## run 1
==> flow/design.v <==
module ALU(in1,
				in2, 
				op, 
				result);
	output reg [31:0] result;
	input [31:0] in1, in2;
	input [3:0] op;  
	always @(*) begin
		case(op)
			4'b0001 : begin  
				result = in1 & in2;
			end
			4'b0010 : begin  
				result = in1 | in2;
			end
			4'b0011 : begin  
				result = in1 ^ in2;
			end
			4'b0100 : begin  
				result = in1 + in2;
			end
			4'b0101 : begin 
				result = in1 - in2;
			end
			4'b0110 : begin  
				result = in1 >> in2[4:0];
			end
			4'b0111 : begin  
				result = in1 << in2[4:0];
			end
			4'b1000 : begin  
				result = $signed(in1) >>> in2[4:0];
			end
			4'b1001 : begin  
				result = in1 <<< in2[4:0];
			end
			4'b1010 : begin  
				result = in1 + in2;
			end
			4'b1011 : begin  
				result = {31'b0, $signed(in1) < $signed(in2)};
			end
			4'b1100 : begin  
				result = {31'b0, in1 < in2};
			end
			default : begin 
				result = 32'b0;
			end
		endcase
	end
endmodule
module BCompare(input [31:0] op1, input [31:0] op2, input BrUn, output reg BEQ, output reg BLT);
	always@(*)begin
		BEQ = 1'b0;
		BLT = 1'b0;
		if(~BrUn)begin 
			if(op1 == op2) begin
				BEQ = 1'b1;
			end
			if($signed(op1) < $signed(op2)) begin
				BLT = 1'b1;
			end
		end
		else begin
			if({1'b0, op1} == {1'b0, op2}) begin
				BEQ = 1'b1;
			end
			if({1'b0,op1} < {1'b0, op2}) begin
				BLT = 1'b1;
			end
		end
	end
endmodule
module ControlUnit(IWord, PCSelect, RegWEn, ImmSel, BrUn, BEQ, BLT, BSel, ASel, ALUOP, WBSel, MemRW);
input [31:0] IWord;
input BEQ, BLT;
output reg PCSelect, RegWEn, ImmSel, BSel, ASel, WBSel, MemRW, BrUn;
output reg [3:0] ALUOP;
always@(*) begin
	PCSelect = 1'b0;
	RegWEn = 1'b0;
	ImmSel = 1'b0;
	BSel = 1'b0;
	ASel = 1'b0;
	MemRW = 1'b0;
	WBSel = 1'b1;
	BrUn = 1'b0;
	ALUOP = 4'h4;
	case(IWord[6:0])
		7'b0110011: begin  
			PCSelect = 1'b0;
			RegWEn = 1'b1;
			ImmSel = 1'b0;
			BSel = 1'b0;
			ASel = 1'b0;
			MemRW = 1'b0;
			WBSel = 1'b1;
			BrUn = 1'b0;
			case(IWord[14:12])
				3'h0 : begin
					case(IWord[30])
						 1'b0 : begin  
							ALUOP = 4'h4;
						 end
						 1'b1 : begin  
							ALUOP = 4'h5;
						end
					endcase
				end
				3'h1 : begin  
					ALUOP = 4'h7;
				end
				3'h2 : begin  
					ALUOP = 4'hb;
				end
				3'h3 : begin  
					ALUOP = 4'hc;
				end
				3'h4 : begin  
					ALUOP = 4'h3;
				end
				3'h5 : begin 
					case(IWord[30]) 
						1'b1: begin  
							ALUOP = 4'h8;
						end
						1'b0:begin  
							ALUOP = 4'h6;
						end
					endcase
				end
				3'h6 : begin  
					ALUOP = 4'h2;
				end
				3'h7 : begin  
					ALUOP = 4'h1;
				end
			endcase
		end
		7'b0010011 : begin  
			PCSelect = 1'b0;
			RegWEn = 1'b1;
			ImmSel = 1'b1;
			BSel = 1'b1;
			ASel = 1'b0;
			MemRW = 1'b0;
			WBSel = 1'b1;
			BrUn = 1'b0;
			case(IWord[14:12])
					3'h0 : begin  
							ALUOP = 4'h4;
					end
					3'h1 : begin  
						ALUOP = 4'h7;
					end
					3'h2 : begin  
						ALUOP = 4'hb;
					end
					3'h3 : begin  
						ALUOP = 4'hc;
					end
					3'h4 : begin  
						ALUOP = 4'h3;
					end
					3'h5 : begin 
						case(IWord[30])
							1'b0 : begin
								ALUOP = 4'h6;
							end
							1'b1 : begin
								ALUOP = 4'h8;
							end
						endcase
					end
					3'h6 : begin  
						ALUOP = 4'h2;
					end
					3'h7 : begin  
						ALUOP = 4'h1;
					end
			endcase
		end
		7'b0000011 : begin  
			PCSelect = 1'b0;
			RegWEn = 1'b1;
			ImmSel = 1'b1;
			BSel = 1'b1;
			ASel = 1'b0;
			ALUOP = 4'h4;
			MemRW = 1'b0;
			WBSel = 1'b0;
			BrUn = 1'b0;
		end
		7'b0100011 : begin  
			PCSelect = 1'b0;
			RegWEn = 1'b0;
			ImmSel = 1'b1;
			BSel = 1'b1;
			ASel = 1'b0;
			ALUOP = 4'h4;
			MemRW = 1'b1;
			WBSel = 1'b1;
		end
		7'b1100011 : begin  
			RegWEn = 1'b0;
			ImmSel = 1'b1;
			case(IWord[14:12]) 
				3'h0 : begin
					BrUn = 1'b0;
					PCSelect = BEQ;
				end
				3'h1 : begin
					BrUn = 1'b0;
					PCSelect = ~BEQ;
				end
				3'h4 : begin
					BrUn = 1'b0;
					PCSelect = BLT;
				end
				3'h5 : begin
					BrUn = 1'b0;
					PCSelect = BEQ | ~BLT;
				end
				3'h6 : begin
					BrUn = 1'b1;
					PCSelect = BLT;
				end
				3'h7 : begin
					BrUn = 1'b1;
					PCSelect = BEQ | ~BLT;
				end
				default:
				;
			endcase
			BSel = 1'b1;
			ASel = 1'b1;
			ALUOP = 4'h4;
			MemRW = 1'b0;
			WBSel = 1'b1;
		end
		default:
		;
	endcase
end
endmodule
module ImmExtend(input [12:0] imm, output reg [31:0] extend);
	always @(*) begin
		extend = {{19{imm[12]}}, imm};
	end
endmodule
module PC(input PCSel, input [31:0] branchVal, input clk, input reset, output reg [31:0] PCVal);
	always @(posedge clk) begin
		if(reset) begin
			PCVal <= 32'b0;
		end
		else if(PCSel) begin
			PCVal <= branchVal;
		end
		else begin
			PCVal <= PCVal + 3'b100;
		end
	end
endmodule
module RegFile(rs1, rs2, rd, din, out1, out2, clk, reset, enable, rw);
reg [31:0] steve [31:0];
integer i;
input [4:0] rd, rs1, rs2;
input clk, reset, enable, rw;
input [31:0] din;
output reg [31:0] out1, out2;
	always @(posedge clk) begin
		if (enable) begin
			if(reset) begin
				for( i = 0; i <= 31; i = i + 1 ) begin 
					steve[i] <= 32'b0;	
				end
			end
			else if(rw && rd != 5'd0) begin
				steve[rd] <= din; 
			end
		end
	end
	always @(*) begin
		out1 = 32'b0;
		out2 = 32'b0;
		if(enable) begin
			out1 = (rs1 == 5'd0) ? 32'b0 : steve[rs1];
			out2 = (rs2 == 5'd0) ? 32'b0 : steve[rs2];
		end
	end
endmodule
module Datapath(input clk,
					input reset,
					output [31:0] imem_addr,
					input [31:0] imem_rdata,
					output [31:0] dmem_addr,
					output [31:0] dmem_wdata,
					output dmem_we,
					input [31:0] dmem_rdata,
					output wb_valid,
					output [4:0] wb_rd,
					output [31:0] wb_data);
reg [31:0] WB;
wire PCSelect, RegWEn, ImmSel, BrUn, BEQ, BLT, BSel, ASel, WBSel, MemRW;
wire [3:0] ALUOP;
wire [31:0] longImm, IWord, data1Val, data2Val, result, PCVal, DmemOut;
reg [31:0] alu1, alu2;
reg [12:0] imm;
reg [4:0] rs1, rs2, rd;
assign IWord = imem_rdata;
assign imem_addr = PCVal;
RegFile regs(IWord[19:15], IWord[24:20], IWord[11:7], WB, data1Val, data2Val, clk, reset, 1'b1 , RegWEn);
BCompare compare(data1Val, data2Val, BrUn, BEQ, BLT);
ControlUnit cu(IWord, PCSelect, RegWEn, ImmSel, BrUn, BEQ, BLT, BSel, ASel, ALUOP, WBSel, MemRW);
PC pc(PCSelect, WB, clk, reset, PCVal);
ImmExtend longBoi(imm, longImm);
ALU alu(alu1, alu2, ALUOP, result);
assign dmem_addr = result;
assign dmem_wdata = data2Val;
assign dmem_we = MemRW & ~reset;
assign DmemOut = dmem_rdata;
assign wb_valid = RegWEn & (rd != 5'd0) & ~reset;
assign wb_rd = rd;
assign wb_data = WB;
	always@(*) begin
		if(ASel) begin
			alu1 = PCVal;
		end
		else begin
			alu1 = data1Val;
		end
		if(BSel) begin
			alu2 = longImm;
		end
		else begin
			alu2 = data2Val;
		end
		if(WBSel) begin
			WB = result;
		end
		else begin
			WB = DmemOut;
		end
		if(IWord[6:0] == 7'b1100011)begin  
			imm = {IWord[31], IWord[7], IWord[30:25], IWord[11:8], 1'b0};
		end
		else if(IWord[6:0] == 7'b0100011)begin  
			imm = {IWord[31], IWord[31:25], IWord[11:7]};
		end
		else begin
			imm = {IWord[31], IWord[31:20]};
		end
		rs1 = IWord[19:15];
		rs2 = IWord[24:20];
		rd = IWord[11:7];
	end
endmodule
Settings: LEC_CHECK=0, ABC_AREA=1, CAP_MARGIN=20, CELL_PAD_IN_SITES_DETAIL_PLACEMENT=2, CELL_PAD_IN_SITES_GLOBAL_PLACEMENT=2, CORE_ASPECT_RATIO=1.04, CORE_MARGIN=6, CORE_UTILIZATION=63, CTS_CLUSTER_SIZE=92, MAX_ROUTING_LAYER=met4, MIN_ROUTING_LAYER=met2, PLACE_DENSITY_LB_ADDON=0.09, SETUP_SLACK_MARGIN=1.16, SLEW_MARGIN=0, TNS_END_PERCENT=20; clock period 12.1 ns.
run.sh (not shown) runs the stock make flow with config.mk's settings and CLKGATE_MAP_FILE=.
Status(run 1) = ERROR, stage = global placement without I/O
Setup changes, run 1 to run 2
Settings: changing CORE_MARGIN from 6 to 2; changing SLEW_MARGIN from 0 to 20; removing CTS_CLUSTER_SIZE (formerly 92); removing CELL_PAD_IN_SITES_DETAIL_PLACEMENT (formerly 2); removing PLACE_DENSITY_LB_ADDON (formerly 0.09); removing CELL_PAD_IN_SITES_GLOBAL_PLACEMENT (formerly 2); removing MIN_ROUTING_LAYER (formerly met2); removing ABC_AREA (formerly 1); setting PLACE_DENSITY to 0.6 for the first time; changing CORE_UTILIZATION from 63 to 55; changing TNS_END_PERCENT from 20 to 35; changing SETUP_SLACK_MARGIN from 1.16 to 1.93; removing CORE_ASPECT_RATIO (formerly 1.04); changing the clock period (ns, I/O delays scaled along) from 12.1 to 7.86.
Findings:
- What the final checks of run 2 revealed, after a flow that finished every stage, was a layout that fails on negative setup slack.
- Run 1 -> run 2: post-synthesis adder-cell area fraction flat
- Effective utilization at floorplan in run 2 vs run 1: down 8.2 points
- Die size delta (run 2 − run 1): unfavourable
- Compared with run 1, number of distinct library cell variants in the gate-level netlist after synthesis in run 2 increased by more than half.
- Compared with run 1, in run 2 floorplan die width now larger, area after synthesis now smaller.
- Standard-cell row count: run 2 higher than run 1
--- input diff run 2..run 3 ---
Settings: changing PLACE_DENSITY from 0.6 to 0.39; changing CORE_UTILIZATION from 55 to 72; setting CTS_CLUSTER_DIAMETER to 400 for the first time; removing MAX_ROUTING_LAYER (formerly met4); setting ABC_AREA to 1 for the first time; removing TNS_END_PERCENT (formerly 35); removing SETUP_SLACK_MARGIN (formerly 1.93); changing the clock period (ns, I/O delays scaled along) from 7.86 to 5.91.
Notes after the runs:
The flow ended early for run 3: it failed with a tool error in global routing. Compared with run 2, in run 3 share of the synthesized netlist area taken by xor and xnor gates shows no meaningful change, cell count after synthesis shows an increase of 2,975.
